==> flow/design.v <==
`timescale 1ns / 1ps
module alu(
    input [2:0] funct3_in,    
    input [6:0] opcode_in, funct7_in,
    input [31:0] rs1_value_in, mux_result_in,    
    output reg [31:0] alu_result_out, raw_output
);
    localparam  reg_reg     = 7'b0110011,
                immediate   = 7'b0010011;
    always @(*) begin
        alu_result_out = 32'b0;
        case (opcode_in)
            immediate: begin
                case (funct3_in)
                    3'b000: alu_result_out = rs1_value_in + mux_result_in;
                    3'b001: alu_result_out = rs1_value_in << mux_result_in[4:0];
                    3'b010: alu_result_out = ($signed(rs1_value_in) < $signed(mux_result_in)) ? 1 : 0;
                    3'b011: alu_result_out = (rs1_value_in < mux_result_in) ? 1 : 0;
                    3'b100: alu_result_out = rs1_value_in ^ mux_result_in;
                    3'b101: begin
                        if (mux_result_in[11:5] == 0) alu_result_out = rs1_value_in >> mux_result_in[4:0];
                        else alu_result_out = $signed(rs1_value_in) >>> mux_result_in[4:0];
                    end
                    3'b110: alu_result_out = rs1_value_in | mux_result_in;
                    3'b111: alu_result_out = rs1_value_in & mux_result_in;          
                endcase
            end
            reg_reg: begin
                case (funct3_in)
                    3'b000: begin
                        if (funct7_in == 0) alu_result_out = rs1_value_in + mux_result_in;
                        else alu_result_out = rs1_value_in - mux_result_in;
                    end
                    3'b001: alu_result_out = rs1_value_in << mux_result_in[4:0];
                    3'b010: alu_result_out = ($signed(rs1_value_in) < $signed(mux_result_in)) ? 1 : 0;
                    3'b011: alu_result_out = (rs1_value_in < mux_result_in) ? 1 : 0;
                    3'b100: alu_result_out = rs1_value_in ^ mux_result_in;
                    3'b101: begin
                        if (funct7_in == 0) alu_result_out = rs1_value_in >> mux_result_in[4:0];
                        else alu_result_out = $signed(rs1_value_in) >>> mux_result_in[4:0];
                    end
                    3'b110: alu_result_out = rs1_value_in | mux_result_in;
                    3'b111: alu_result_out = rs1_value_in & mux_result_in;
                endcase             
            end
            default: begin
                alu_result_out = 32'b0;
            end
        endcase
        raw_output = alu_result_out;
    end        
endmodule
`timescale 1ns / 1ps
module decoder(
    input [31:0] instruction,
    output reg imm_sel_out, write_enable_out,
    output reg [2:0] funct3_out,
    output reg [4:0] rd_sel_out, rs1_sel_out, rs2_sel_out,
    output reg [6:0] funct7_out, opcode_out,
    output reg [11:0] imm_value_out
);
    localparam  reg_reg         = 7'b0110011,
                immediate       = 7'b0010011,
                upper_immediate = 7'b0110111,
                store           = 7'b0100011,
                branch          = 7'b1100011,
                jump            = 7'b1101111;
   always @(*) begin
        opcode_out = instruction[6:0];
        funct7_out = instruction[31:25];
        rs2_sel_out = instruction[24:20];
        rs1_sel_out = instruction[19:15];
        funct3_out = instruction[14:12];
        rd_sel_out = instruction[11:7];
        imm_value_out = instruction[31:20];
        imm_sel_out = 0;
        write_enable_out = 0;
        case (opcode_out)
            immediate: begin
                imm_sel_out = 1;
                write_enable_out = 1;             
            end
            reg_reg: begin
                imm_sel_out = 0;
                write_enable_out = 1;
            end
            default: begin
                imm_sel_out = 0;
                write_enable_out = 0;
            end
        endcase
   end
endmodule
`timescale 1ns / 1ps
module mux_alu(
    input imm_sel_in,
    input [11:0] imm_value_in,
    input [31:0] rs2_value_in,
    output [31:0] mux_result_out,
    output [11:0] trace_imm    
);
    assign mux_result_out = (imm_sel_in) ? {{20{imm_value_in[11]}}, imm_value_in} : rs2_value_in;
    assign trace_imm = imm_value_in;
endmodule
`timescale 1ns / 1ps
module raw_handler(
    input clk,
    input write_enable_in, write_enable_in_2,
    input [4:0] rs1_sel_in, rs2_sel_in, rd_write_back_in, rd_write_back_in_2,
    input [31:0] rs1_value_in, rs2_value_in, rd_value_in, rd_wb_value_2,
    output reg [4:0] get_rs1, get_rs2,
    output reg [31:0] rs1_value_out, rs2_value_out    
);
    always @(*) begin
        get_rs1 = rs1_sel_in;
        get_rs2 = rs2_sel_in;
        if (write_enable_in && rd_write_back_in != 5'b00000 && rs1_sel_in == rd_write_back_in) begin
            rs1_value_out = rd_value_in;
        end
        else if (write_enable_in_2 && rd_write_back_in_2 != 5'b00000 && rs1_sel_in == rd_write_back_in_2) begin
            rs1_value_out = rd_wb_value_2;
        end
        else begin
            rs1_value_out = rs1_value_in;
        end
        if (write_enable_in && rd_write_back_in != 5'b00000 && rs2_sel_in == rd_write_back_in) begin
            rs2_value_out = rd_value_in;
        end
        else if (write_enable_in_2 && rd_write_back_in_2 != 5'b00000 && rs2_sel_in == rd_write_back_in_2) begin
            rs2_value_out = rd_wb_value_2;
        end        
        else begin
            rs2_value_out = rs2_value_in;
        end
    end
endmodule
`timescale 1ns / 1ps
module register_file(
    input clk, write_enable_in,
    input [4:0] rd_sel_in, rs1_sel_in, rs2_sel_in,
    input [31:0] write_data_in,
    output reg [31:0] rs1_value_out, rs2_value_out,
    output reg [4:0] trace_rd, trace_rs1, trace_rs2,
    output reg [31:0] trace_write_in
);
    reg [31:0] registers [0:31];
    always @(*) begin
        rs1_value_out = (rs1_sel_in == 5'b00000) ? 32'b0 : registers[rs1_sel_in];
        rs2_value_out = (rs2_sel_in == 5'b00000) ? 32'b0 : registers[rs2_sel_in];
    end
    always @(posedge clk) begin
        if (write_enable_in && rd_sel_in != 5'b00000) begin
            registers[rd_sel_in] <= write_data_in;
        end   
        trace_rd <= rd_sel_in;
        trace_rs1 <= rs1_sel_in;
        trace_rs2 <= rs2_sel_in;
        trace_write_in <= write_data_in;   
    end
endmodule
`timescale 1ns / 1ps
module pipeline_reg_alu(
    input clk,
    input write_enable_in,
    input [4:0] rd_sel_in,
    input [31:0] alu_result_in,
    output reg write_enable_out,
    output reg [4:0] rd_sel_out, rd_write_back_2,
    output reg [31:0] alu_result_out, rd_wb_value_2
);
    always @(posedge clk) begin
        rd_sel_out <= rd_sel_in;
        alu_result_out <= alu_result_in;
        write_enable_out <= write_enable_in;
        rd_write_back_2 <= rd_sel_in;
        rd_wb_value_2 <= alu_result_in;                        
    end
endmodule
`timescale 1ns / 1ps
module pipeline_reg_decoder(
    input clk,
    input write_enable_in,
    input [31:0] mux_result_in, rs1_value_in,
    input [6:0] opcode_in, funct7_in,
    input [4:0] rd_sel_in,
    input [2:0] funct3_in,
    output reg write_enable_out,
    output reg [31:0] mux_result_out, rs1_value_out,
    output reg [6:0] opcode_out, funct7_out,
    output reg [4:0] rd_sel_out, raw_rd,
    output reg [2:0] funct3_out
);
    always @(posedge clk) begin
        write_enable_out <= write_enable_in;
        mux_result_out <= mux_result_in;
        rs1_value_out <= rs1_value_in;
        opcode_out <= opcode_in;
        funct7_out <= funct7_in;
        rd_sel_out <= rd_sel_in;
        funct3_out <= funct3_in;
        raw_rd <= rd_sel_in;  
    end
endmodule
`timescale 1ns / 1ps
module pipeline_reg_instruction(
    input clk,
    input [31:0] instruction_in,
    output reg [31:0] instruction_out,
    output reg [31:0] trace_instruction
);
    always @(posedge clk) begin
        instruction_out <= instruction_in;
        trace_instruction <= instruction_in;
    end
endmodule
`timescale 1ns / 1ps
module program_counter(
    input clk, rst_n,
    output reg [31:0] program_count
);
    always @(posedge clk) begin
        if (!rst_n) begin
            program_count <= 0;
        end
        else begin
            program_count <= program_count + 4;
        end
    end
endmodule
`timescale 1ns / 1ps
module cpu(
    input rst_n, clk,
    input [31:0] imem_insn,
    output [31:0] imem_addr,
    output [31:0] trace_instruction, trace_rd_value,
    output [11:0] trace_imm,
    output [4:0] trace_rd, trace_rs1, trace_rs2
);
    wire        imm_sel,
                write_enable,
                write_enable_reg,
                write_enable_alu;
    wire [31:0] instruction_reg,
                mux_result,
                mux_result_reg,
                rs1_value,
                rs1_value_reg,
                rs2_value,
                rs2_value_reg,
                alu_result,
                alu_result_reg,
                rd_wb_value,
                rd_wb_value_2,
                raw_rs1_value,
                raw_rs2_value;
    wire [11:0] imm_value;
    wire [6:0]  funct7,
                funct7_reg,
                opcode,
                opcode_reg;
    wire [4:0]  rd_sel,
                rd_sel_reg,
                rd_sel_wb,
                rd_write_back,
                rd_write_back_2,
                rs1_sel,
                rs1_sel_reg,
                rs2_sel,
                rs2_sel_reg,
                get_rs1,
                get_rs2;                
    wire [2:0]  funct3,
                funct3_reg;    
    pipeline_reg_instruction pri(
        .clk(clk),
        .instruction_in(imem_insn),
        .instruction_out(instruction_reg),
        .trace_instruction(trace_instruction)
    );
    pipeline_reg_decoder prd(
        .clk(clk),
        .write_enable_in(write_enable),
        .mux_result_in(mux_result),
        .rs1_value_in(raw_rs1_value),
        .opcode_in(opcode),
        .funct7_in(funct7),
        .rd_sel_in(rd_sel),
        .funct3_in(funct3),
        .write_enable_out(write_enable_reg),
        .mux_result_out(mux_result_reg),
        .rs1_value_out(rs1_value_reg),
        .opcode_out(opcode_reg),
        .funct7_out(funct7_reg),
        .rd_sel_out(rd_sel_reg),
        .funct3_out(funct3_reg),
        .raw_rd(rd_write_back)
    );
    pipeline_reg_alu pra(
        .clk(clk),
        .write_enable_in(write_enable_reg),
        .rd_sel_in(rd_sel_reg),
        .alu_result_in(alu_result),
        .write_enable_out(write_enable_alu),
        .rd_sel_out(rd_sel_wb),
        .alu_result_out(alu_result_reg),
        .rd_write_back_2(rd_write_back_2),
        .rd_wb_value_2(rd_wb_value_2)
    );
    program_counter pc(
        .clk(clk),
        .rst_n(rst_n),
        .program_count(imem_addr)
    );
    decoder dcr(
        .instruction(instruction_reg),
        .funct3_out(funct3),
        .funct7_out(funct7),
        .rd_sel_out(rd_sel),
        .rs1_sel_out(rs1_sel),
        .rs2_sel_out(rs2_sel),
        .imm_value_out(imm_value),
        .opcode_out(opcode),
        .imm_sel_out(imm_sel),
        .write_enable_out(write_enable)
    );
    mux_alu mux(
        .imm_sel_in(imm_sel),
        .imm_value_in(imm_value),
        .rs2_value_in(raw_rs2_value),
        .mux_result_out(mux_result),
        .trace_imm(trace_imm)
    );
    alu alu(
        .opcode_in(opcode_reg),
        .funct3_in(funct3_reg),
        .funct7_in(funct7_reg),
        .rs1_value_in(rs1_value_reg),
        .mux_result_in(mux_result_reg),
        .alu_result_out(alu_result),
        .raw_output(rd_wb_value)
    );
    raw_handler rwh(
        .clk(clk),
        .write_enable_in(write_enable_reg),
        .write_enable_in_2(write_enable_alu),
        .rs1_sel_in(rs1_sel),
        .rs2_sel_in(rs2_sel),
        .rd_write_back_in(rd_write_back),
        .rd_write_back_in_2(rd_write_back_2),
        .rs1_value_in(rs1_value),
        .rs2_value_in(rs2_value),
        .rd_value_in(rd_wb_value),
        .rd_wb_value_2(rd_wb_value_2),
        .get_rs1(get_rs1),
        .get_rs2(get_rs2),
        .rs1_value_out(raw_rs1_value),
        .rs2_value_out(raw_rs2_value)
    );
    register_file rgf(
        .clk(clk),
        .write_enable_in(write_enable_alu),
        .rd_sel_in(rd_sel_wb),
        .rs1_sel_in(get_rs1),
        .rs2_sel_in(get_rs2),
        .write_data_in(alu_result_reg),
        .rs1_value_out(rs1_value),
        .rs2_value_out(rs2_value),
        .trace_rd(trace_rd),
        .trace_rs1(trace_rs1),
        .trace_rs2(trace_rs2),
        .trace_write_in(trace_rd_value) 
    );
endmodule
==> flow/run.sh <==
#!/bin/bash
# the make line also repeats each setting of config.mk as NAME=value (left out here)
make -C /OpenROAD-flow-scripts/flow DESIGN_CONFIG=/design/flow/config.mk WORK_HOME=/design/flow/orfs CLKGATE_MAP_FILE= finish
==> flow/config.mk <==
export PLATFORM = sky130hd
export DESIGN_NAME = cpu
export DESIGN_NICKNAME = cpu
export VERILOG_FILES = /design/flow/design.v
export SDC_FILE = /design/flow/constraint.sdc
export NUM_CORES = 4
export LEC_CHECK = 0
export CAP_MARGIN = 15
export CELL_PAD_IN_SITES_DETAIL_PLACEMENT = 0
export CELL_PAD_IN_SITES_GLOBAL_PLACEMENT = 0
export CORE_MARGIN = 2
export CORE_UTILIZATION = 70
export GPL_ROUTABILITY_DRIVEN = 1
export HOLD_SLACK_MARGIN = -0.1
export MAX_ROUTING_LAYER = met4
export SLEW_MARGIN = 20
==> flow/constraint.sdc <==
create_clock -name core_clock -period 1.84 [get_ports {clk}]
set_input_delay 0.3680 -clock core_clock [delete_from_list [all_inputs] [get_ports {clk}]]
set_output_delay 0.3680 -clock core_clock [all_outputs]
set_load 0.01 [all_outputs]
==> Slide: Implementation Results, run 1 <==
Key Metrics from the Run

Placement
  • Tally of buffers added on design ports: 154
  • Routability congestion estimate from global placement: 1.13
  • Pre-CTS setup slack: -1930 ps
  • Detailed Place HPWL: 197 mm

Floorplanning
  • Init Core Util: 70.9%
  • Std-Cell Rows: 110
  • CORE AREA: 0.0904 mm^2
  • I/O Pins: 157
  • Die Size: 0.0940 mm^2
  • Die height: 307 um
  • Width of the die: 307 um

Yosys
  • Sequential share of the synthesized area: 55.3%
  • Logic family by area: multiplexers
  • Xor+xnor area frac: 0.847%
  • Aoi share: 11.6%
  • Multiplexer share: 21.2%
  • Synth cell count leaders: edfxtp_1, mux2i_1, mux4_2, nor2_1, a21oi_1
  • And+or+nand+nor area frac: 5.82%
  • Yosys cell count: 4725
  • Synth top cell by count: edfxtp_1
  • Yosys cell types: 89
  • Top-area cell share: 48.0%
  • Synthesized area per cell: 13.6 um^2
  • YS chip area: 0.0641 mm^2
  • Main synth FF type: edfxtp_1
  • Leading area contributor after synthesis: edfxtp_1
  • Synth Area in Adders: 1.98%
  • Yosys Warn Count: 8
  • Synth flops: 1258
  • Mapped Cells: 4725
  • Post-synth area hogs: edfxtp_1, mux4_2, dfxtp_1
  • Post-synth EDFFs: 1024
  • Post-synth ARST share: 0%
  • Mapped cell area: 0.0641 mm^2

Global route
  • GRT overflow: 2537
  • Overall routing resource usage: 95.4%

Clock tree
  • CTS sink count: 1258
  • H-tree levels: 3
  • Num CTS Buffers: 121
  • CTS max path bufs: 3
  • Clock root buffer: clkbuf_16

Run status
  • Status: did not finish
  • Exit stage: global routing (5_1_grt)
  • Log Error: [ERROR GRT-0116] Global routing finished with congestion. Check the congestion regions in the DRC Viewer.
repair_timing:
action / CTS
pin swaps: 83
setup buffers: 57
hold buffers: 0
endpoints found under the setup margin: 667
gates cloned: 5
resized: 371
metrics by stage:
| step | instances | utilization (%) | area (um^2) | TNS, ps |
|---|---|---|---|---|
| 2_1_floorplan | 4758 | - | 65700 | -278800 |
| 3_3_place_gp | 6902 | 85.5 | 77400 | -149940 |
| 3_5_place_dp | 6902 | 85.5 | 77400 | -165060 |
| 4_1_cts | 7186 | 92.4 | 83600 | -215030 |
per-layer routing:
layer | GRT usage [%] | overflow
met1 | 92.2 | 192
met2 | 105 | 1421
met3 | 87.0 | 260
met4 | 96.7 | 664
met5 | - | -
==> inputs of run 2 (changes only) <==
- HOLD_SLACK_MARGIN: -0.1 -> -0.09
- clock period: 1.84 -> 1.55 ns (I/O delays scaled with it)
==> run 2 against run 1 <==
The run again fails in global routing (5_1_grt); synthesized cell count unchanged; synthesized area unchanged; die size unchanged.
==> Slide: Implementation Results, run 2 <==
Key Metrics from the Run

Yosys
  • Sequential share of the synthesized area: 55.3% (unchanged)
  • Mapped cell area: 0.0641 mm^2 (unchanged)
  • Post-synth EDFFs: 1024 (unchanged)
  • Yosys cell types: 89 (unchanged)
  • Synth cell count leaders: edfxtp_1, mux2i_1, mux4_2, nor2_1, a21oi_1
  • Synth Area in Adders: 1.98% (unchanged)
  • Post-synth area hogs: edfxtp_1, mux4_2, dfxtp_1
  • Logic family by area: multiplexers
  • Xor+xnor area frac: 0.847% (unchanged)
  • Yosys Warn Count: 8 (unchanged)
  • Yosys cell count: 4725 (unchanged)
  • Mapped Cells: 4725 (unchanged)
  • Post-synth ARST share: 0% (unchanged)
  • Main synth FF type: edfxtp_1
  • Synth flops: 1258 (unchanged)
  • Leading area contributor after synthesis: edfxtp_1
  • Synth top cell by count: edfxtp_1
  • Top-area cell share: 48.0% (unchanged)
  • And+or+nand+nor area frac: 5.82% (unchanged)
  • Multiplexer share: 21.2% (unchanged)
  • YS chip area: 0.0641 mm^2 (unchanged)
  • Synthesized area per cell: 13.6 um^2 (unchanged)
  • Aoi share: 11.6% (unchanged)

Clock tree
  • Num CTS Buffers: 121 (unchanged)
  • Clock root buffer: clkbuf_16
  • Hold-fix buffers at CTS: 0 (unchanged)
  • CTS max path bufs: 3 (unchanged)
  • H-tree levels: 3 (unchanged)
  • CTS sink count: 1258 (unchanged)

Floorplanning
  • Width of the die: 307 um (unchanged)
  • CORE AREA: 0.0904 mm^2 (unchanged)
  • Std-Cell Rows: 110 (unchanged)
  • Die Size: 0.0940 mm^2 (unchanged)
  • I/O Pins: 157 (unchanged)
  • Die height: 307 um (unchanged)
  • Init Core Util: 70.9% (unchanged)

Placement
  • Detailed Place HPWL: 199 mm (+1.1%)
  • Tally of buffers added on design ports: 154 (unchanged)
  • Routability congestion estimate from global placement: 1.12 (-0.67%)
  • Placed insts: 6932 (+0.43%)
  • Pre-CTS setup slack: -2160 ps (-232 ps)

Run status
  • Log Error: [ERROR GRT-0116] Global routing finished with congestion. Check the congestion regions in the DRC Viewer.
  • Exit stage: global routing (5_1_grt)
  • Status: did not finish

Global route
  • GRT overflow: 3585
  • Overall routing resource usage: 97.2%
## run 2: per-layer routing
metal / GRT overflow / GRT usage (%)
met1: 300 / 92.5
met3: 353 / 86.9
met2: 2125 / 109
met4: 807 / 100
met5: - / -
## run 2: per-stage QoR
step	setup TNS, ps	cell area [um^2]	hold WS [ps]
after floorplan	-587760	65700	325
after global placement	-355810	77500	336
after detailed placement	-393200	77500	336
after CTS	-449080	85200	-18.9
## run 2: timing repair
action / 4_1_cts
buffers inserted: 146
pin swaps: 143
gates cloned: 9
resized: 609
endpoints found under the setup margin: 1228
==> inputs of run 3 (changes only) <==
- CAP_MARGIN: 15 -> 20
- CELL_PAD_IN_SITES_DETAIL_PLACEMENT: 0 -> unset
- CELL_PAD_IN_SITES_GLOBAL_PLACEMENT: 0 -> unset
- CORE_UTILIZATION: 70 -> 66
- CTS_CLUSTER_SIZE: unset -> 43
- GPL_ROUTABILITY_DRIVEN: 1 -> unset
- HOLD_SLACK_MARGIN: -0.09 -> unset
- MAX_ROUTING_LAYER: met4 -> unset
- clock period: 1.55 -> 3.27 ns (I/O delays scaled with it)
==> run 3 against run 2 <==
Now fails the layout checks on negative setup slack; synthesized area unchanged; die size grew 6.0%; synthesized cell count unchanged.
==> Slide: Implementation Results, run 3 <==
Physical Implementation Snapshot

Run status
  • Status: finished with violations
  • Failed Checks: negative setup slack

Global route
  • Pin count of the biggest net entering global routing: 80
  • Number of global-route vias before repair: 51.4k
  • Antenna violations before repair: 20
  • GRT overflow: 0
  • First-pass GRT wire length: 353 mm
  • Overall routing resource usage: 49.9%

Drt
  • M1 wire length: 79.6 mm
  • Pre-antenna DRT Iters: 8
  • Routed len/inst: 37.5 um
  • Met2 wire len: 109 mm
  • Via/cell ratio: 7.84
  • DRT antenna net count: 0
  • DR vias: 52.7k
  • Top layer in use: met5
  • DRT iter0 DRCs: 10.0k
  • Met3 wire len: 41.3 mm
  • Wirelength, routed: 252 mm
  • DRC: 0

Worst setup path
  • Crit-path max FO: 10
  • R2R cell count: 11
  • CP arrival: 4000 ps
  • CP Cell Sequence: buf_4 -> or2_2 -> o21ai_0 -> a21oi_1 -> nor2_1 -> nor2_1 -> a221oi_1 -> a21oi_2 -> a221oi_1 -> buf_4 -> a21oi_1
  • CP endpoint kind: flop
  • Worst setup SP type: flop
  • CP delay by family, top: AND-OR/OR-AND gates
  • Worst Path Required: 3870 ps
  • Bufs and invs on worst path: 2
  • R2R Path Start: pri.instruction_out[17]$_DFF_P_
  • Worst setup path startpoint: pri.instruction_out[17]$_DFF_P_
  • Slowest Stage Delay on Critical Path: 500 ps
  • R2r setup slk: -130 ps
  • Worst Setup EP: prd.rs1_value_out[8]$_DFF_P_
  • CP max-delay cell: or2_2
  • Crit. path cell count: 11
  • Crit Path Category: flop to flop
  • Reg-to-Reg End: prd.rs1_value_out[8]$_DFF_P_

Yosys
  • Synth Area in Adders: 1.98% (unchanged)
  • Post-synth EDFFs: 1024 (unchanged)
  • Xor+xnor area frac: 0.847% (unchanged)
  • Yosys Warn Count: 8 (unchanged)
  • Yosys cell types: 89 (unchanged)
  • And+or+nand+nor area frac: 5.82% (unchanged)
  • Synth cell count leaders: edfxtp_1, mux2i_1, mux4_2, nor2_1, a21oi_1
  • Mapped cell area: 0.0641 mm^2 (unchanged)
  • Yosys cell count: 4725 (unchanged)
  • Synthesized area per cell: 13.6 um^2 (unchanged)
  • Leading area contributor after synthesis: edfxtp_1
  • Post-synth area hogs: edfxtp_1, mux4_2, dfxtp_1
  • Post-synth ARST share: 0% (unchanged)
  • Synth top cell by count: edfxtp_1
  • Multiplexer share: 21.2% (unchanged)
  • Synth flops: 1258 (unchanged)
  • Top-area cell share: 48.0% (unchanged)
  • Sequential share of the synthesized area: 55.3% (unchanged)
  • Main synth FF type: edfxtp_1
  • YS chip area: 0.0641 mm^2 (unchanged)
  • Mapped Cells: 4725 (unchanged)
  • Logic family by area: multiplexers
  • Aoi share: 11.6% (unchanged)

Power and ir drop
  • Sw Pwr: 11300 uW
  • Peak VDD IR: 0.820 mV
  • Sw Ratio: 28.1%
  • Clk pwr share: 37.1%
  • Part of the power in registers: 43.8%
  • Power Dens Cells: 520 mW/mm^2
  • Clock-net power: 14900 uW
  • Sequential cell power: 17600 uW
  • Logic power comb: 7650 uW
  • Comb pwr share: 19.1%
  • Largest power group: sequential cells
  • Power Internal: 28800 uW
  • Leakage: 0.0286 uW

Timing
  • RSZ-0062 raised after global routing: yes
  • Maximum clock frequency: 295 MHz
  • Clock skew: 41.5 ps
  • Final slew viol count: 0
  • Fin crit share: 104%
  • Final WS setup: -125 ps
  • Min cycle time layout: 3400 ps
  • Final tally of setup violations: 8
  • Worst-Margin Slew: 1110 ps
  • Fin Setup TNS: -486 ps
  • Hold_ws: 320 ps
  • Slew HR: 25.7%
  • Final Hold Vio Count: 0

Clock tree
  • Clock root buffer: clkbuf_16
  • Reg clk slew, reported paths: 70 ps
  • Clock latency (worst-skew pair): 780 ps
  • CTS sink count: 1258 (unchanged)
  • Hold-fix buffers at CTS: 0 (unchanged)
  • Num CTS Buffers: 131 (+8.3%)
  • CTS max path bufs: 3 (unchanged)
  • H-tree levels: 4 (+1)
  • CTS tree: built

Placement
  • Tally of buffers added on design ports: 154 (unchanged)
  • Placed insts: 6459 (-6.8%)
  • Detailed Place HPWL: 156 mm (-22%)
  • DP Area: 0.0717 mm^2 (-7.4%)
  • Routability congestion estimate from global placement: 1.14 (+1.6%)

Min path
  • HP Class: input port to flop
  • Hold Path End: pri.instruction_out[20]$_DFF_P_
  • Hold path startpoint: imem_insn[20]
  • Hold path cells: 1

Finish
  • Final Instance Area: 0.0772 mm^2
  • Post-Layout Cell Count: 6728
  • Nets: 5475
  • Layout fillers: 5207
  • P&R area growth vs syn: 20.4%

Flow run
  • Tool warnings: 96
  • Max-Cap Viols: 0

Floorplanning
  • Die height: 316 um (+2.9%)
  • CORE AREA: 0.0964 mm^2 (+6.6%)
  • Die Size: 0.0996 mm^2 (+6.0%)
  • I/O Pins: 157 (unchanged)
  • Std-Cell Rows: 114 (+3.6%)
  • Init Core Util: 66.5% (-4.4 points)
  • Width of the die: 316 um (+2.9%)
run 3: what timing repair did:
item | CTS | global route
buffers inserted | 5 | 16
resized | 74 | 124
cloned | 0 | 5
endpoints found under the setup margin | 52 | 69
pin swaps | 25 | 48
run 3: stage by stage:
| step | setup slack (ps) | power [uW] | utilization, % |
|---|---|---|---|
| 2_1_floorplan | 6.73 | 21600 | - |
| 3_3_place_gp | -446 | 24600 | 74.4 |
| 3_5_place_dp | -460 | 24700 | 74.4 |
| 4_1_cts | -33.1 | 39400 | 79.2 |
| 5_1_grt | -132 | 40800 | 80.0 |
| 6_report | -125 | 40100 | 80.0 |
run 3: routing by layer:
layer	vias to the layer above	track usage, %
met5	-	0
met4	12	33.9
met3	1611	19.0
met2	5820	73.3
met1	25200	61.8
li1	20000	-
run 3: area by class of cell:
type                            instances  area, um^2  area share (%)
Timing Repair Buffer                  823        7530            9.75
Multi-Input combinational cell       3006       27900            36.1
Inverter                              121         464           0.601
Clock inverter                         62         536           0.694
Clock buffer                          174        3670            4.75
Sequential cell                      1258       35500            46.0
Antenna cell                            8        20.0          0.0259
Tap cell                             1276        1600            2.07
==> inputs of run 4 (changes only) <==
- CAP_MARGIN: 20 -> 15
- CELL_PAD_IN_SITES_DETAIL_PLACEMENT: unset -> 0
- CELL_PAD_IN_SITES_GLOBAL_PLACEMENT: unset -> 1
- CORE_UTILIZATION: 66 -> 60
- CTS_CLUSTER_SIZE: 43 -> 100
- GPL_ROUTABILITY_DRIVEN: unset -> 1
- MAX_ROUTING_LAYER: unset -> met4
- PLACE_DENSITY_LB_ADDON: unset -> 0.05
- SETUP_SLACK_MARGIN: unset -> 0.77
- clock period: 3.27 -> 2.64 ns (I/O delays scaled with it)
==> run 4 against run 3 <==
The layout still fails its checks (negative setup slack); total power up 33%; sequential power increased by 23%; sequential share of layout area decreased by 4.4 points; worst setup slack got worse by 630 ps; cell count increased by 10%; critical path type unchanged; largest cell class unchanged; highest routed layer is now met4.
==> Slide: Implementation Results, run 4 <==
Physical Implementation Snapshot

Drt
  • Wirelength, routed: 267 mm (+6.0%)
  • Routed len/inst: 36.1 um (-3.8%)
  • Top layer in use: met4
  • Via/cell ratio: 7.33 (-6.5%)
  • Met3 wire len: 35.4 mm (-14%)
  • Pre-antenna DRT Iters: 7 (-1)
  • DRC: 0 (unchanged)
  • DRT antenna net count: 0 (unchanged)
  • DRT iter0 DRCs: 8377 (-17%)
  • DR vias: 54.3k (+3.0%)
  • M1 wire length: 84.7 mm (+6.4%)
  • Met2 wire len: 121 mm (+11%)

Power and ir drop
  • Part of the power in registers: 40.8% (-3.0 points)
  • Leakage: 0.0337 uW (+18%)
  • Power Internal: 38200 uW (+32%)
  • Clk pwr share: 36.6% (-0.5 points)
  • PnR Total Power: 53300 uW (+33%)
  • Sw Pwr: 15100 uW (+34%)
  • Power Dens Cells: 622 mW/mm^2 (+20%)
  • Peak VDD IR: 0.839 mV (+2.3%)
  • Sequential cell power: 21700 uW (+23%)
  • Sw Ratio: 28.4% (+0.25 points)
  • Comb pwr share: 22.6% (+3.5 points)
  • Clock-net power: 19500 uW (+31%)
  • Largest power group: sequential cells
  • Logic power comb: 12000 uW (+57%)

Clock tree
  • CTS max path bufs: 3 (unchanged)
  • Num CTS Buffers: 133 (+1.5%)
  • Reg clk slew, reported paths: 70 ps (about the same)
  • CTS sink count: 1258 (unchanged)
  • Clock root buffer: clkbuf_16
  • H-tree levels: 4 (unchanged)
  • Clock latency (worst-skew pair): 770 ps (about the same)
  • Hold-fix buffers at CTS: 0 (unchanged)
  • CTS tree: built

Worst setup path
  • Bufs and invs on worst path: 5 (+3)
  • Worst Path Required: 3320 ps (-550 ps)
  • Worst Setup EP: prd.mux_result_out[20]$_DFF_P_
  • CP arrival: 4080 ps (+80 ps)
  • Worst setup SP type: flop
  • Crit Path Category: flop to flop
  • CP max-delay cell: o211ai_1
  • Reg-to-Reg End: prd.mux_result_out[20]$_DFF_P_
  • Worst setup path startpoint: prd.rs1_value_out[5]$_DFF_P_
  • Crit-path max FO: 4 (-6)
  • R2R Path Start: prd.rs1_value_out[5]$_DFF_P_
  • CP Cell Sequence: inv_4 -> ha_4 -> buf_6 -> o211ai_1 -> o211ai_1 -> a41oi_2 -> buf_12 -> buf_4 -> buf_6 -> o21bai_4 -> a211oi_2 -> or3_4 -> nand3_2 -> a21oi_2 -> mux2_2 -> o21ai_2
  • R2r setup slk: -760 ps (-630 ps)
  • Crit. path cell count: 16 (+5)
  • CP delay by family, top: AND-OR/OR-AND gates
  • R2R cell count: 16 (+5)
  • CP endpoint kind: flop
  • Slowest Stage Delay on Critical Path: 390 ps (-110 ps)

Yosys
  • Yosys cell types: 89 (unchanged)
  • Aoi share: 11.6% (unchanged)
  • Top-area cell share: 48.0% (unchanged)
  • Yosys cell count: 4725 (unchanged)
  • Post-synth area hogs: edfxtp_1, mux4_2, dfxtp_1
  • Synth flops: 1258 (unchanged)
  • Synth top cell by count: edfxtp_1
  • Synth cell count leaders: edfxtp_1, mux2i_1, mux4_2, nor2_1, a21oi_1
  • Sequential share of the synthesized area: 55.3% (unchanged)
  • Yosys Warn Count: 8 (unchanged)
  • And+or+nand+nor area frac: 5.82% (unchanged)
  • Logic family by area: multiplexers
  • Mapped cell area: 0.0641 mm^2 (unchanged)
  • Synthesized area per cell: 13.6 um^2 (unchanged)
  • YS chip area: 0.0641 mm^2 (unchanged)
  • Synth Area in Adders: 1.98% (unchanged)
  • Post-synth EDFFs: 1024 (unchanged)
  • Main synth FF type: edfxtp_1
  • Xor+xnor area frac: 0.847% (unchanged)
  • Leading area contributor after synthesis: edfxtp_1
  • Mapped Cells: 4725 (unchanged)
  • Post-synth ARST share: 0% (unchanged)
  • Multiplexer share: 21.2% (unchanged)

Timing
  • Fin crit share: 129% (+25 points)
  • Hold_ws: 209 ps (-111 ps)
  • Final slew viol count: 0 (unchanged)
  • Clock skew: 35.8 ps (-5.73 ps)
  • Slew HR: 39.6% (+14 points)
  • Maximum clock frequency: 294 MHz (about the same)
  • Final WS setup: -758 ps (-633 ps)
  • Min cycle time layout: 3400 ps (+2.75 ps)
  • Final tally of setup violations: 95 (+87)
  • Fin Setup TNS: -43840 ps (-43350 ps)
  • RSZ-0062 raised after global routing: yes
  • Worst-Margin Slew: 905 ps (-204 ps)
  • Final Hold Vio Count: 0 (unchanged)

Min path
  • Hold path startpoint: imem_insn[31]
  • HP Class: input port to flop
  • Hold path cells: 1 (unchanged)
  • Hold Path End: pri.instruction_out[31]$_DFF_P_

Placement
  • Tally of buffers added on design ports: 154 (unchanged)
  • Routability congestion estimate from global placement: 1.10 (-3.6%)
  • Pre-CTS setup slack: -1120 ps (-664 ps)
  • Detailed Place HPWL: 167 mm (+7.2%)

Finish
  • Layout fillers: 5618 (+7.9%)
  • P&R area growth vs syn: 33.6%
  • Nets: 6033 (+10%)

Floorplanning
  • I/O Pins: 157 (unchanged)
  • Die height: 331 um (+4.8%)
  • Width of the die: 331 um (+4.8%)
  • Die Size: 0.109 mm^2 (+9.9%)
  • CORE AREA: 0.106 mm^2 (+9.5%)
  • Std-Cell Rows: 119 (+4.4%)
  • Init Core Util: 60.7% (-5.8 points)

Global route
  • GRT overflow: 0 (unchanged)
  • Antenna violations before repair: 15 (-25%)
  • Pin count of the biggest net entering global routing: 55 (-31%)
  • Number of global-route vias before repair: 52.7k (+2.6%)
  • First-pass GRT wire length: 366 mm (+3.8%)
  • Overall routing resource usage: 48.8% (-1.2 points)

Flow run
  • Tool warnings: 96 (unchanged)
  • Max-Cap Viols: 0 (unchanged)

Run status
  • Failed Checks: negative setup slack
  • Status: finished with violations
-- run 4: final cells by class --
class	count	area, um^2	share of cell area (%)
Antenna cell	14	35.0	0.0409
Clock buffer	176	3650	4.27
Clock inverter	64	895	1.04
Inverter	121	475	0.555
Multi-Input combinational cell	3006	29600	34.5
Sequential cell	1258	35600	41.6
Tap cell	1391	1740	2.03
Timing Repair Buffer	1379	13700	16.0
-- run 4: metrics by stage --
step | util [%] | area, um^2 | cells
2_1_floorplan | - | 65200 | 4758
3_3_place_gp | 71.6 | 75600 | 6945
3_5_place_dp | 71.6 | 75600 | 6945
4_1_cts | 79.3 | 83700 | 7329
5_1_grt | 81.1 | 85600 | 7407
6_report | 81.1 | 85600 | 7409
-- run 4: layer usage --
layer | vias up | global-route usage [%]
li1 | 21200 | -
met2 | 5027 | 73.4
met4 | 0 | 36.2
met3 | 1638 | 14.2
met1 | 26400 | 55.6
met5 | - | -
-- run 4: timing repair --
action / 4_1_cts / 5_1_grt
pin swaps: 157 / 128
setup buffers: 131 / 55
cloned: 13 / 11
gates resized: 596 / 357
setup endpoints to repair: 978 / 1040
endpoints found under the hold margin: 0 / 0
==> inputs of run 5 (changes only) <==
- CAP_MARGIN: 15 -> 20
- CELL_PAD_IN_SITES_DETAIL_PLACEMENT: 0 -> unset
- CELL_PAD_IN_SITES_GLOBAL_PLACEMENT: 1 -> unset
- CORE_UTILIZATION: 60 -> 38
- CTS_CLUSTER_SIZE: 100 -> unset
- GPL_ROUTABILITY_DRIVEN: 1 -> unset
- GPL_TIMING_DRIVEN: unset -> 1
- MAX_ROUTING_LAYER: met4 -> unset
- PLACE_DENSITY_LB_ADDON: 0.05 -> 0.12
- SETUP_SLACK_MARGIN: 0.77 -> 1.76
- clock period: 2.64 -> 6.29 ns (I/O delays scaled with it)
==> run 5 against run 4 <==
The run now finishes clean; largest power group is now the clock network; sequential power fell by 57%; clock skew fell by 0.74 ps; hold slack improved by 140 ps; fmax fell by 23%; sequential share of layout area rose by 6.3 points; combinational power fell by 75%; cell count fell by 2.9%; synthesized cell count did not move; first-iteration DRC count fell by 31%; critical path depth fell by 4; die size rose by 57%; largest cell class unchanged; critical endpoint is now prd.mux_result_out[26]$_DFF_P_; design area fell by 13%.
==> Slide: Implementation Results, run 5 <==
Physical Implementation Snapshot

Yosys
  • Aoi share: 11.6% (unchanged)
  • Post-synth area hogs: edfxtp_1, mux4_2, dfxtp_1
  • Post-synth EDFFs: 1024 (unchanged)
  • Logic family by area: multiplexers
  • Synth Area in Adders: 1.98% (unchanged)
  • Yosys cell count: 4725 (unchanged)
  • Synth cell count leaders: edfxtp_1, mux2i_1, mux4_2, nor2_1, a21oi_1
  • Post-synth ARST share: 0% (unchanged)
  • Synthesized area per cell: 13.6 um^2 (unchanged)
  • Synth top cell by count: edfxtp_1
  • Mapped cell area: 0.0641 mm^2 (unchanged)
  • Leading area contributor after synthesis: edfxtp_1
  • Sequential share of the synthesized area: 55.3% (unchanged)
  • YS chip area: 0.0641 mm^2 (unchanged)
  • Multiplexer share: 21.2% (unchanged)
  • Yosys Warn Count: 8 (unchanged)
  • Synth flops: 1258 (unchanged)
  • Xor+xnor area frac: 0.847% (unchanged)
  • Main synth FF type: edfxtp_1
  • Top-area cell share: 48.0% (unchanged)
  • Yosys cell types: 89 (unchanged)
  • And+or+nand+nor area frac: 5.82% (unchanged)
  • Mapped Cells: 4725 (unchanged)

Drt
  • DRC: 0 (unchanged)
  • DR vias: 46.0k (-15%)
  • DRT iter0 DRCs: 5819 (-31%)
  • Pre-antenna DRT Iters: 6 (-1)
  • DRT antenna net count: 0 (unchanged)
  • Routed len/inst: 34.8 um (-3.5%)
  • Wirelength, routed: 251 mm (-6.3%)
  • Via/cell ratio: 6.39 (-13%)

Timing
  • Slew HR: 23.0% (-17 points)
  • Final WS setup: 1850 ps (+2610 ps)
  • Clock skew: 35.0 ps (-0.738 ps)
  • RSZ-0062 raised after global routing: no
  • Worst-Margin Slew: 1160 ps (+250 ps)
  • Min cycle time layout: 4440 ps (+1040 ps)
  • Final Hold Vio Count: 0 (unchanged)
  • Final tally of setup violations: 0 (-100%)
  • Fin crit share: 70.6% (-58 points)
  • Maximum clock frequency: 225 MHz (-23%)
  • Fin Setup TNS: 0 ps (+43840 ps)
  • Final slew viol count: 0 (unchanged)

Worst setup path
  • Reg-to-Reg End: prd.mux_result_out[26]$_DFF_P_
  • R2R cell count: 12 (-4)
  • CP endpoint kind: flop
  • Worst Path Required: 7010 ps (+3690 ps)
  • R2R Path Start: prd.mux_result_out[4]$_DFF_P_
  • CP arrival: 5160 ps (+1080 ps)
  • Crit. path cell count: 12 (-4)
  • Crit-path max FO: 9 (+5)
  • CP max-delay cell: dfxtp_1
  • Crit Path Category: flop to flop
  • CP Cell Sequence: clkinvlp_4 -> ha_1 -> nor2_1 -> o21ai_0 -> a21oi_2 -> o2111ai_1 -> a211oi_1 -> o21ai_0 -> a32o_1 -> xnor2_1 -> o22ai_1 -> a31oi_1
  • Worst setup path startpoint: prd.mux_result_out[4]$_DFF_P_
  • Worst Setup EP: prd.mux_result_out[26]$_DFF_P_
  • CP delay by family, top: AND-OR/OR-AND gates
  • Bufs and invs on worst path: 1 (-4)
  • Worst setup SP type: flop
  • Most used cell, CP: o21ai_0
  • Slowest Stage Delay on Critical Path: 580 ps (+190 ps)
  • R2r setup slk: 1850 ps (+2610 ps)

Power and ir drop
  • Clk pwr share: 43.1% (+6.5 points)
  • Sw Pwr: 5860 uW (-61%)
  • Peak VDD IR: 0.219 mV (-74%)
  • Logic power comb: 3030 uW (-75%)
  • Largest power group: the clock network
  • Sequential cell power: 9240 uW (-57%)
  • Part of the power in registers: 42.9% (+2.1 points)
  • Sw Ratio: 27.2% (-1.2 points)
  • Power Internal: 15700 uW (-59%)
  • Power Dens Cells: 291 mW/mm^2 (-53%)
  • Leakage: 0.0264 uW (-22%)
  • Clock-net power: 9290 uW (-52%)
  • Comb pwr share: 14.1% (-8.5 points)

Flow run
  • Tool warnings: 93 (-3.1%)
  • Max-Cap Viols: 0 (unchanged)

Clock tree
  • Clock root buffer: clkbuf_16
  • CTS sink count: 1258 (unchanged)
  • Reg clk slew, reported paths: 60 ps (about the same)
  • H-tree levels: 4 (unchanged)
  • CTS max path bufs: 3 (unchanged)
  • Clock latency (worst-skew pair): 810 ps (+40 ps)
  • CTS tree: built
  • Num CTS Buffers: 145 (+9.0%)

Min path
  • Hold path cells: 0 (-1)
  • HP Class: flop to flop
  • Hold Path End: prd.rd_sel_out[4]$_DFF_P_
  • Hold path startpoint: pri.instruction_out[11]$_DFF_P_

Placement
  • Detailed Place HPWL: 163 mm (-2.5%)
  • Tally of buffers added on design ports: 154 (unchanged)
  • DP Area: 0.0688 mm^2 (-9.0%)
  • Routability congestion estimate from global placement: 1.07 (-2.6%)
  • Pre-CTS setup slack: 1620 ps (+2740 ps)

Global route
  • GRT overflow: 0 (unchanged)
  • Overall routing resource usage: 28.6% (-20 points)
  • Antenna violations before repair: 9 (-6)
  • First-pass GRT wire length: 351 mm (-4.1%)
  • Number of global-route vias before repair: 45.2k (-14%)
  • Pin count of the biggest net entering global routing: 76 (+38%)

Floorplanning
  • I/O Pins: 157 (unchanged)
  • Die height: 415 um (+25%)
  • Std-Cell Rows: 150 (+26%)
  • Init Core Util: 38.3% (-22 points)
  • Width of the die: 415 um (+25%)
  • CORE AREA: 0.167 mm^2 (+59%)
  • Die Size: 0.172 mm^2 (+57%)

Finish
  • P&R area growth vs syn: 15.6%
  • Nets: 5004 (-17%)
  • Final Instance Area: 0.0741 mm^2 (-13%)

Run status
  • Status: complete, no violations
[run 5: metal layers]
layer	track usage, %	up-vias	routed length, um
met5	0	-	69
met4	9.77	12	8770
met3	5.42	429	21400
met2	43.4	2413	112000
met1	41.0	24000	109000
li1	-	19100	-
[run 5: cell type report]
cell class              instances  area, um^2
repair buffers                338        3100
well taps                    2204        2760
flip-flops and latches       1258       35500
clock buffers                 183        3950
fillers                     15200       93300
multi-input cells            3006       27000
clock inverters                85        1300
diodes                          2        5.00
inverters                     121         463
[run 5: repair_timing]
action / CTS / global route
endpoints found under the setup margin: 4 / 22
gates resized: 1 / 9
buffers inserted: 1 / 0
hold buffers: 0 / 0
[run 5: through the flow]
stage	power, uW	utilization (%)	std cells	hold WS, ps
after floorplan	11200	-	4758	325
after global placement	12400	41.0	6919	333
after detailed placement	12300	41.1	6925	340
after CTS	21600	44.2	7194	353
after global routing	22200	44.3	7195	360
final	21600	44.3	7197	349
==> inputs of run 6 (changes only) <==
- CORE_UTILIZATION: 38 -> 72
- CTS_CLUSTER_SIZE: unset -> 43
- GPL_TIMING_DRIVEN: 1 -> unset
- PLACE_DENSITY: unset -> 0.65
- PLACE_DENSITY_LB_ADDON: 0.12 -> unset
- SETUP_SLACK_MARGIN: 1.76 -> unset
- clock period: 6.29 -> 3.29 ns (I/O delays scaled with it)
==> run 6 against run 5 <==
The flow now stops in global routing (5_1_grt); synthesized cell count unchanged; die size decreased by 47%; synthesized area unchanged.
==> Slide: Implementation Results, run 6 <==
Key Metrics from the Run

Yosys
  • Synth flops: 1258 (unchanged)
  • Synth Area in Adders: 1.98% (unchanged)
  • Leading area contributor after synthesis: edfxtp_1
  • Post-synth area hogs: edfxtp_1, mux4_2, dfxtp_1
  • Logic family by area: multiplexers
  • Sequential share of the synthesized area: 55.3% (unchanged)
  • Xor+xnor area frac: 0.847% (unchanged)
  • Synth cell count leaders: edfxtp_1, mux2i_1, mux4_2, nor2_1, a21oi_1
  • Multiplexer share: 21.2% (unchanged)
  • Synthesized area per cell: 13.6 um^2 (unchanged)
  • Main synth FF type: edfxtp_1
  • Post-synth EDFFs: 1024 (unchanged)
  • Yosys Warn Count: 8 (unchanged)
  • YS chip area: 0.0641 mm^2 (unchanged)
  • Yosys cell count: 4725 (unchanged)
  • Mapped cell area: 0.0641 mm^2 (unchanged)
  • Post-synth ARST share: 0% (unchanged)
  • Yosys cell types: 89 (unchanged)
  • Top-area cell share: 48.0% (unchanged)
  • Aoi share: 11.6% (unchanged)
  • Synth top cell by count: edfxtp_1
  • Mapped Cells: 4725 (unchanged)
  • And+or+nand+nor area frac: 5.82% (unchanged)

Placement
  • DP Area: 0.0717 mm^2 (+4.3%)
  • Detailed Place HPWL: 170 mm (+4.3%)
  • Tally of buffers added on design ports: 154 (unchanged)
  • Routability congestion estimate from global placement: 1.09 (+2.2%)
  • Pre-CTS setup slack: -671 ps (-2290 ps)

Floorplanning
  • Die height: 302 um (-27%)
  • CORE AREA: 0.0884 mm^2 (-47%)
  • Die Size: 0.0914 mm^2 (-47%)
  • Width of the die: 302 um (-27%)
  • Std-Cell Rows: 109 (-27%)
  • Init Core Util: 72.5% (+34 points)
  • I/O Pins: 157 (unchanged)

Clock tree
  • CTS sink count: 1258 (unchanged)
  • Clock root buffer: clkbuf_16
  • Num CTS Buffers: 119 (-18%)
  • CTS max path bufs: 3 (unchanged)
  • H-tree levels: 3 (-1)

Run status
  • Status: did not finish
  • Exit stage: global routing (5_1_grt)
  • Log Error: [ERROR GRT-0232] Routing congestion too high. Check the congestion heatmap in the GUI.

Global route
  • Overall routing resource usage: 87.9%
  • GRT overflow: 688
## run 6: what timing repair did
item	in CTS
resized	80
pin swaps	23
setup buffers	6
gates cloned	1
endpoints found under the setup margin	66
hold buffers	0
## run 6: layer usage
metal / overflow / track usage (%)
met1: 47 / 86.8
met2: 317 / 97.1
met3: 63 / 81.3
met4: 246 / 86.1
met5: 15 / 65.4
## run 6: through the flow
stage / cells / power [uW] / TNS [ps]
after floorplan: 4758 / 21400 / 0
after global placement: 6369 / 24500 / -7310
after detailed placement: 6369 / 24700 / -8030
after CTS: 6599 / 39000 / -436
==> inputs of run 7 (changes only) <==
- CELL_PAD_IN_SITES_DETAIL_PLACEMENT: unset -> 1
- CELL_PAD_IN_SITES_GLOBAL_PLACEMENT: unset -> 2
- CORE_ASPECT_RATIO: unset -> 0.54
- CORE_MARGIN: 2 -> 6
- CORE_UTILIZATION: 72 -> 40
- CTS_CLUSTER_DIAMETER: unset -> 330
- CTS_CLUSTER_SIZE: 43 -> unset
- GPL_TIMING_DRIVEN: unset -> 0
- HOLD_SLACK_MARGIN: unset -> -0.02
- PLACE_DENSITY: 0.65 -> unset
- PLACE_DENSITY_LB_ADDON: unset -> 0.2
- SLEW_MARGIN: 20 -> 40
- clock period: 3.29 -> 2.8 ns (I/O delays scaled with it)
==> run 7 against run 6 <==
The layout now fails its checks (negative setup slack); die size increased by 86%; synthesized cell count is the same; synthesized area stayed put.
==> Slide: Implementation Results, run 7 <==
Physical Implementation Snapshot

Yosys
  • Synth top cell by count: edfxtp_1
  • YS chip area: 0.0641 mm^2 (unchanged)
  • Post-synth ARST share: 0% (unchanged)
  • Mapped cell area: 0.0641 mm^2 (unchanged)
  • Yosys cell count: 4725 (unchanged)
  • Synth flops: 1258 (unchanged)
  • Leading area contributor after synthesis: edfxtp_1
  • Aoi share: 11.6% (unchanged)
  • Multiplexer share: 21.2% (unchanged)
  • Synth cell count leaders: edfxtp_1, mux2i_1, mux4_2, nor2_1, a21oi_1
  • Yosys cell types: 89 (unchanged)
  • Post-synth EDFFs: 1024 (unchanged)
  • Sequential share of the synthesized area: 55.3% (unchanged)
  • Mapped Cells: 4725 (unchanged)
  • Main synth FF type: edfxtp_1
  • Yosys Warn Count: 8 (unchanged)
  • Post-synth area hogs: edfxtp_1, mux4_2, dfxtp_1
  • Synth Area in Adders: 1.98% (unchanged)
  • Synthesized area per cell: 13.6 um^2 (unchanged)
  • And+or+nand+nor area frac: 5.82% (unchanged)
  • Logic family by area: multiplexers
  • Top-area cell share: 48.0% (unchanged)
  • Xor+xnor area frac: 0.847% (unchanged)

Power and ir drop
  • Comb pwr share: 25.1%
  • Clock-net power: 17900 uW
  • Sw Pwr: 16900 uW
  • Clk pwr share: 34.7%
  • Power Dens Cells: 592 mW/mm^2
  • Peak VDD IR: 0.537 mV
  • Sequential cell power: 20800 uW
  • Leakage: 0.0314 uW
  • Sw Ratio: 32.8%
  • Largest power group: sequential cells
  • Power Internal: 34700 uW
  • Logic power comb: 12900 uW
  • Part of the power in registers: 40.2%

Clock tree
  • Num CTS Buffers: 116 (-2.5%)
  • CTS sink count: 1258 (unchanged)
  • Reg clk slew, reported paths: 80 ps
  • H-tree levels: 3 (unchanged)
  • CTS max path bufs: 3 (unchanged)
  • Clock latency (worst-skew pair): 800 ps
  • Clock root buffer: clkbuf_16
  • CTS tree: built

Drt
  • Via/cell ratio: 7.51
  • Routed len/inst: 51.5 um
  • DR vias: 58.7k
  • Wirelength, routed: 402 mm
  • Pre-antenna DRT Iters: 9
  • DRC: 0
  • DRT antenna net count: 0
  • DRT iter0 DRCs: 10.9k

Timing
  • Fin crit share: 135%
  • Fin Setup TNS: -50330 ps
  • Final Hold Vio Count: 0
  • Maximum clock frequency: 265 MHz
  • Worst-Margin Slew: 1060 ps
  • Final WS setup: -967 ps
  • Slew HR: 29.0%
  • Final tally of setup violations: 97
  • RSZ-0062 raised after global routing: yes
  • Clock skew: 66.1 ps
  • Final slew viol count: 0
  • Min cycle time layout: 3770 ps

Floorplanning
  • Init Core Util: 40.5% (-32 points)
  • Die height: 306 um (+1.3%)
  • I/O Pins: 157 (unchanged)
  • Width of the die: 557 um (+84%)
  • CORE AREA: 0.158 mm^2 (+79%)
  • Die Size: 0.170 mm^2 (+86%)
  • Std-Cell Rows: 107 (-1.8%)

Worst setup path
  • Bufs and invs on worst path: 3
  • Reg-to-Reg End: prd.mux_result_out[23]$_DFF_P_
  • CP max-delay cell: dfxtp_1
  • Worst Path Required: 3370 ps
  • Worst Setup EP: prd.mux_result_out[23]$_DFF_P_
  • Worst setup SP type: flop
  • R2r setup slk: -970 ps
  • Crit Path Category: flop to flop
  • Slowest Stage Delay on Critical Path: 720 ps
  • CP arrival: 4340 ps
  • R2R Path Start: pri.instruction_out[24]$_DFF_P_
  • CP Cell Sequence: clkbuf_4 -> clkbuf_4 -> clkbuf_2 -> a21oi_1 -> a22oi_2 -> o221ai_4
  • Worst setup path startpoint: pri.instruction_out[24]$_DFF_P_
  • Most used cell, CP: clkbuf_4
  • Crit. path cell count: 6
  • Crit-path max FO: 10
  • CP delay by family, top: buffers and inverters
  • CP endpoint kind: flop
  • R2R cell count: 6

Placement
  • Detailed Place HPWL: 294 mm (+73%)
  • Routability congestion estimate from global placement: 1.02 (-6.4%)
  • DP Area: 0.0730 mm^2 (+1.8%)
  • Pre-CTS setup slack: -2750 ps (-2080 ps)
  • Tally of buffers added on design ports: 153 (-0.65%)

Global route
  • GRT overflow: 0
  • Number of global-route vias before repair: 53.2k
  • First-pass GRT wire length: 512 mm
  • Overall routing resource usage: 45.2%
  • Antenna violations before repair: 52
  • Pin count of the biggest net entering global routing: 36

Min path
  • Hold path startpoint: rst_n
  • HP Class: input port to flop
  • Hold path cells: 2
  • Hold Path End: pc.program_count[12]$_SDFF_PN0_

Finish
  • Sequential standard cell area: 0.0356 mm^2
  • Final Instance Area: 0.0872 mm^2
  • Layout fillers: 15.0k
  • Logic area: 0.0315 mm^2
  • P&R area growth vs syn: 36.1%
  • Nets: 5686

Run status
  • Status: finished with violations
  • Failed Checks: negative setup slack

Flow run
  • Tool warnings: 96
  • Max-Cap Viols: 0
run 7: per-stage QoR:
stage | utilization, % | hold slack (ps) | std cells | power, uW
after global routing | 55.0 | 208 | 7784 | 51900
after CTS | 53.3 | 188 | 7653 | 49300
after floorplan | - | 325 | 4758 | 25200
after detailed placement | 46.1 | 338 | 7207 | 29700
final | 55.1 | 202 | 7814 | 51600
after global placement | 43.3 | 334 | 7036 | 29500
run 7: final cells by class:
class	count	share of cell area [%]
antenna	34	0.0975
multi-input combinational	3006	36.1
tap	2125	3.05
inverter	121	0.644
clock inverter	75	1.06
clock buffer	146	3.67
buffer	352	4.40
sequential	1258	40.9
timing repair buffer	697	10.1
run 7: layer usage:
layer,track usage [%],vias up,routed length [um]
met5,4.70,-,2180
met1,63.5,30500,160000
li1,-,20600,-
met3,34.6,1130,88000
met4,14.4,52,17000
met2,50.7,6430,135000
run 7: timing repair:
action | in CTS | in global routing
setup buffers | 238 | 142
gates resized | 1257 | 449
pin swaps | 173 | 185
cloned | 1 | 5
hold buffers | 0 | 0
endpoints found under the setup margin | 420 | 105
==> inputs of run 8 (changes only) <==
- CAP_MARGIN: 20 -> 10
- CELL_PAD_IN_SITES_DETAIL_PLACEMENT: 1 -> unset
- CELL_PAD_IN_SITES_GLOBAL_PLACEMENT: 2 -> unset
- CORE_ASPECT_RATIO: 0.54 -> unset
- CORE_MARGIN: 6 -> 2
- CORE_UTILIZATION: 40 -> 66
- CTS_CLUSTER_DIAMETER: 330 -> unset
- CTS_CLUSTER_SIZE: unset -> 41
- GPL_TIMING_DRIVEN: 0 -> unset
- HOLD_SLACK_MARGIN: -0.02 -> unset
- PLACE_DENSITY_LB_ADDON: 0.2 -> unset
- SETUP_SLACK_MARGIN: unset -> 0.81
- SLEW_MARGIN: 40 -> 20
- clock period: 2.8 -> 2.81 ns (I/O delays scaled with it)
==> run 8 against run 7 <==
The flow now stops in global routing (5_1_grt); die size fell by 42%; synthesized area unchanged; synthesized cell count did not move.
==> Slide: Implementation Results, run 8 <==
Key Metrics from the Run

Clock tree
  • Hold-fix buffers at CTS: 0 (unchanged)
  • CTS max path bufs: 3 (unchanged)
  • Num CTS Buffers: 119 (+2.6%)
  • Clock root buffer: clkbuf_16
  • H-tree levels: 3 (unchanged)
  • CTS sink count: 1258 (unchanged)

Yosys
  • Xor+xnor area frac: 0.847% (unchanged)
  • Top-area cell share: 48.0% (unchanged)
  • Synthesized area per cell: 13.6 um^2 (unchanged)
  • Synth cell count leaders: edfxtp_1, mux2i_1, mux4_2, nor2_1, a21oi_1
  • Synth top cell by count: edfxtp_1
  • Leading area contributor after synthesis: edfxtp_1
  • Post-synth EDFFs: 1024 (unchanged)
  • Yosys cell types: 89 (unchanged)
  • Mapped cell area: 0.0641 mm^2 (unchanged)
  • Synth Area in Adders: 1.98% (unchanged)
  • Synth flops: 1258 (unchanged)
  • Post-synth ARST share: 0% (unchanged)
  • Main synth FF type: edfxtp_1
  • Logic family by area: multiplexers
  • Sequential share of the synthesized area: 55.3% (unchanged)
  • Yosys cell count: 4725 (unchanged)
  • YS chip area: 0.0641 mm^2 (unchanged)
  • And+or+nand+nor area frac: 5.82% (unchanged)
  • Post-synth area hogs: edfxtp_1, mux4_2, dfxtp_1
  • Yosys Warn Count: 8 (unchanged)
  • Multiplexer share: 21.2% (unchanged)
  • Aoi share: 11.6% (unchanged)
  • Mapped Cells: 4725 (unchanged)

Floorplanning
  • Die Size: 0.0996 mm^2 (-42%)
  • Width of the die: 316 um (-43%)
  • Init Core Util: 66.5% (+26 points)
  • Std-Cell Rows: 114 (+6.5%)
  • CORE AREA: 0.0964 mm^2 (-39%)
  • I/O Pins: 157 (unchanged)
  • Die height: 316 um (+3.1%)

Run status
  • Exit stage: global routing (5_1_grt)
  • Status: did not finish

Placement
  • Routability congestion estimate from global placement: 1.07 (+4.9%)
  • Pre-CTS setup slack: -751 ps (+1990 ps)
  • Detailed Place HPWL: 169 mm (-43%)
  • Tally of buffers added on design ports: 154 (+0.65%)
  • Placed insts: 6807 (-5.6%)
-- run 8: through the flow --
stage                     area (um^2)  setup TNS (ps)  power (uW)
after floorplan                 65200            -774       25400
after global placement          75100          -26870       29600
after detailed placement        75100          -30660       29700
after CTS                       81900          -16630       47100
-- run 8: repair_timing --
| item | 4_1_cts |
|---|---|
| gates resized | 472 |
| setup endpoints to repair | 818 |
| gates cloned | 8 |
| setup buffers | 89 |
| pin swaps | 142 |
==> inputs of run 9 (changes only) <==
- CAP_MARGIN: 10 -> 20
- CORE_UTILIZATION: 66 -> 70
- PLACE_DENSITY: unset -> 0.65
- SETUP_SLACK_MARGIN: 0.81 -> 0.99
- clock period: 2.81 -> 3.63 ns (I/O delays scaled with it)
==> run 9 against run 8 <==
The flow again stops in global routing (5_1_grt); die size shrank 5.6%; synthesized cell count is the same; synthesized area is the same.
==> Slide: Implementation Results, run 9 <==
Key Metrics from the Run

Run status
  • Status: did not finish
  • Exit stage: global routing (5_1_grt)
  • Log Error: [ERROR GRT-0116] Global routing finished with congestion. Check the congestion regions in the DRC Viewer.

Yosys
  • Yosys cell types: 89 (unchanged)
  • Post-synth area hogs: edfxtp_1, mux4_2, dfxtp_1
  • Aoi share: 11.6% (unchanged)
  • Yosys Warn Count: 8 (unchanged)
  • Post-synth EDFFs: 1024 (unchanged)
  • Yosys cell count: 4725 (unchanged)
  • Synth flops: 1258 (unchanged)
  • Leading area contributor after synthesis: edfxtp_1
  • Synth cell count leaders: edfxtp_1, mux2i_1, mux4_2, nor2_1, a21oi_1
  • Synthesized area per cell: 13.6 um^2 (unchanged)
  • Xor+xnor area frac: 0.847% (unchanged)
  • Multiplexer share: 21.2% (unchanged)
  • Mapped cell area: 0.0641 mm^2 (unchanged)
  • Logic family by area: multiplexers
  • Mapped Cells: 4725 (unchanged)
  • YS chip area: 0.0641 mm^2 (unchanged)
  • Main synth FF type: edfxtp_1
  • Sequential share of the synthesized area: 55.3% (unchanged)
  • Post-synth ARST share: 0% (unchanged)
  • Synth Area in Adders: 1.98% (unchanged)
  • And+or+nand+nor area frac: 5.82% (unchanged)
  • Top-area cell share: 48.0% (unchanged)
  • Synth top cell by count: edfxtp_1

Clock tree
  • CTS sink count: 1258 (unchanged)
  • CTS max path bufs: 3 (unchanged)
  • Hold-fix buffers at CTS: 0 (unchanged)
  • Clock root buffer: clkbuf_16
  • Num CTS Buffers: 120 (+0.84%)
  • H-tree levels: 3 (unchanged)

Placement
  • Tally of buffers added on design ports: 154 (unchanged)
  • Pre-CTS setup slack: 9.33 ps (+761 ps)
  • Routability congestion estimate from global placement: 1.11 (+3.7%)
  • Detailed Place HPWL: 173 mm (+2.7%)

Global route
  • GRT overflow: 1180
  • Overall routing resource usage: 89.7%

Floorplanning
  • CORE AREA: 0.0904 mm^2 (-6.2%)
  • Die Size: 0.0940 mm^2 (-5.6%)
  • Std-Cell Rows: 110 (-3.5%)
  • I/O Pins: 157 (unchanged)
  • Die height: 307 um (-2.9%)
  • Init Core Util: 70.9% (+4.4 points)
  • Width of the die: 307 um (-2.9%)
[run 9: metal layers]
layer | GRT overflow | track usage [%]
met5 | 19 | 68.2
met4 | 343 | 87.2
met3 | 149 | 83.9
met2 | 550 | 98.2
met1 | 119 | 88.8
[run 9: what timing repair did]
action / in CTS
gates resized: 469
cloned: 14
endpoints found under the setup margin: 373
pin swaps: 137
hold endpoints to repair: 0
setup buffers: 140
[run 9: stage by stage]
stage                     instance area (um^2)  util, %  hold slack [ps]  power [uW]  cells
after CTS                                78000     86.3              362       36800   6546
after detailed placement                 70100     77.6              350       22100   6164
after global placement                   70100     77.6              333       22000   6164
after floorplan                          64600        -              325       19500   4758
==> inputs of run 10 (changes only) <==
- CTS_CLUSTER_SIZE: 41 -> 43
- SETUP_SLACK_MARGIN: 0.99 -> unset
- clock period: 3.63 -> 3.05 ns (I/O delays scaled with it)
==> run 10 against run 9 <==
The flow again stops in global routing (5_1_grt); synthesized cell count unchanged; die size unchanged; synthesized area unchanged.
==> Slide: Implementation Results, run 10 <==
Key Metrics from the Run

Yosys
  • Yosys cell count: 4725 (unchanged)
  • Synth cell count leaders: edfxtp_1, mux2i_1, mux4_2, nor2_1, a21oi_1
  • Yosys cell types: 89 (unchanged)
  • And+or+nand+nor area frac: 5.82% (unchanged)
  • Post-synth ARST share: 0% (unchanged)
  • Synth Area in Adders: 1.98% (unchanged)
  • Sequential share of the synthesized area: 55.3% (unchanged)
  • Leading area contributor after synthesis: edfxtp_1
  • Synth flops: 1258 (unchanged)
  • Multiplexer share: 21.2% (unchanged)
  • Logic family by area: multiplexers
  • Mapped Cells: 4725 (unchanged)
  • Yosys Warn Count: 8 (unchanged)
  • Xor+xnor area frac: 0.847% (unchanged)
  • Top-area cell share: 48.0% (unchanged)
  • Aoi share: 11.6% (unchanged)
  • Synth top cell by count: edfxtp_1
  • YS chip area: 0.0641 mm^2 (unchanged)
  • Synthesized area per cell: 13.6 um^2 (unchanged)
  • Post-synth area hogs: edfxtp_1, mux4_2, dfxtp_1
  • Mapped cell area: 0.0641 mm^2 (unchanged)
  • Main synth FF type: edfxtp_1
  • Post-synth EDFFs: 1024 (unchanged)

Global route
  • GRT overflow: 954
  • Overall routing resource usage: 89.8%

Clock tree
  • CTS sink count: 1258 (unchanged)
  • Clock root buffer: clkbuf_16
  • CTS max path bufs: 3 (unchanged)
  • Hold-fix buffers at CTS: 0 (unchanged)
  • Num CTS Buffers: 120 (unchanged)
  • H-tree levels: 3 (unchanged)

Run status
  • Exit stage: global routing (5_1_grt)
  • Status: did not finish
  • Log Error: [ERROR GRT-0232] Routing congestion too high. Check the congestion heatmap in the GUI.

Placement
  • Tally of buffers added on design ports: 154 (unchanged)
  • DP Area: 0.0726 mm^2 (+3.6%)
  • Detailed Place HPWL: 164 mm (-5.2%)
  • Routability congestion estimate from global placement: 1.11 (+0.13%)

Floorplanning
  • CORE AREA: 0.0904 mm^2 (unchanged)
  • Width of the die: 307 um (unchanged)
  • Init Core Util: 70.9% (unchanged)
  • I/O Pins: 157 (unchanged)
  • Die Size: 0.0940 mm^2 (unchanged)
  • Std-Cell Rows: 110 (unchanged)
  • Die height: 307 um (unchanged)
-- run 10: per-layer routing --
metal / global-route usage, % / GRT overflow
met5: 71.0 / 15
met4: 88.7 / 292
met3: 83.2 / 90
met2: 98.2 / 464
met1: 89.0 / 93
-- run 10: what timing repair did --
item,4_1_cts
pin swaps,54
setup endpoints to repair,87
gates cloned,8
resized,205
setup buffers,22
-- run 10: through the flow --
stage                     setup TNS, ps  hold WS [ps]  util [%]  instances  setup slack [ps]
after floorplan                  -17600           325         -       4758             -82.7
after global placement           -15990           346      80.3       6463              -630
after detailed placement         -20530           340      80.3       6465              -717
after CTS                         -6400           240      86.5       6721              -323
Power figures rest on the tool's default switching activity, not on a simulated workload.
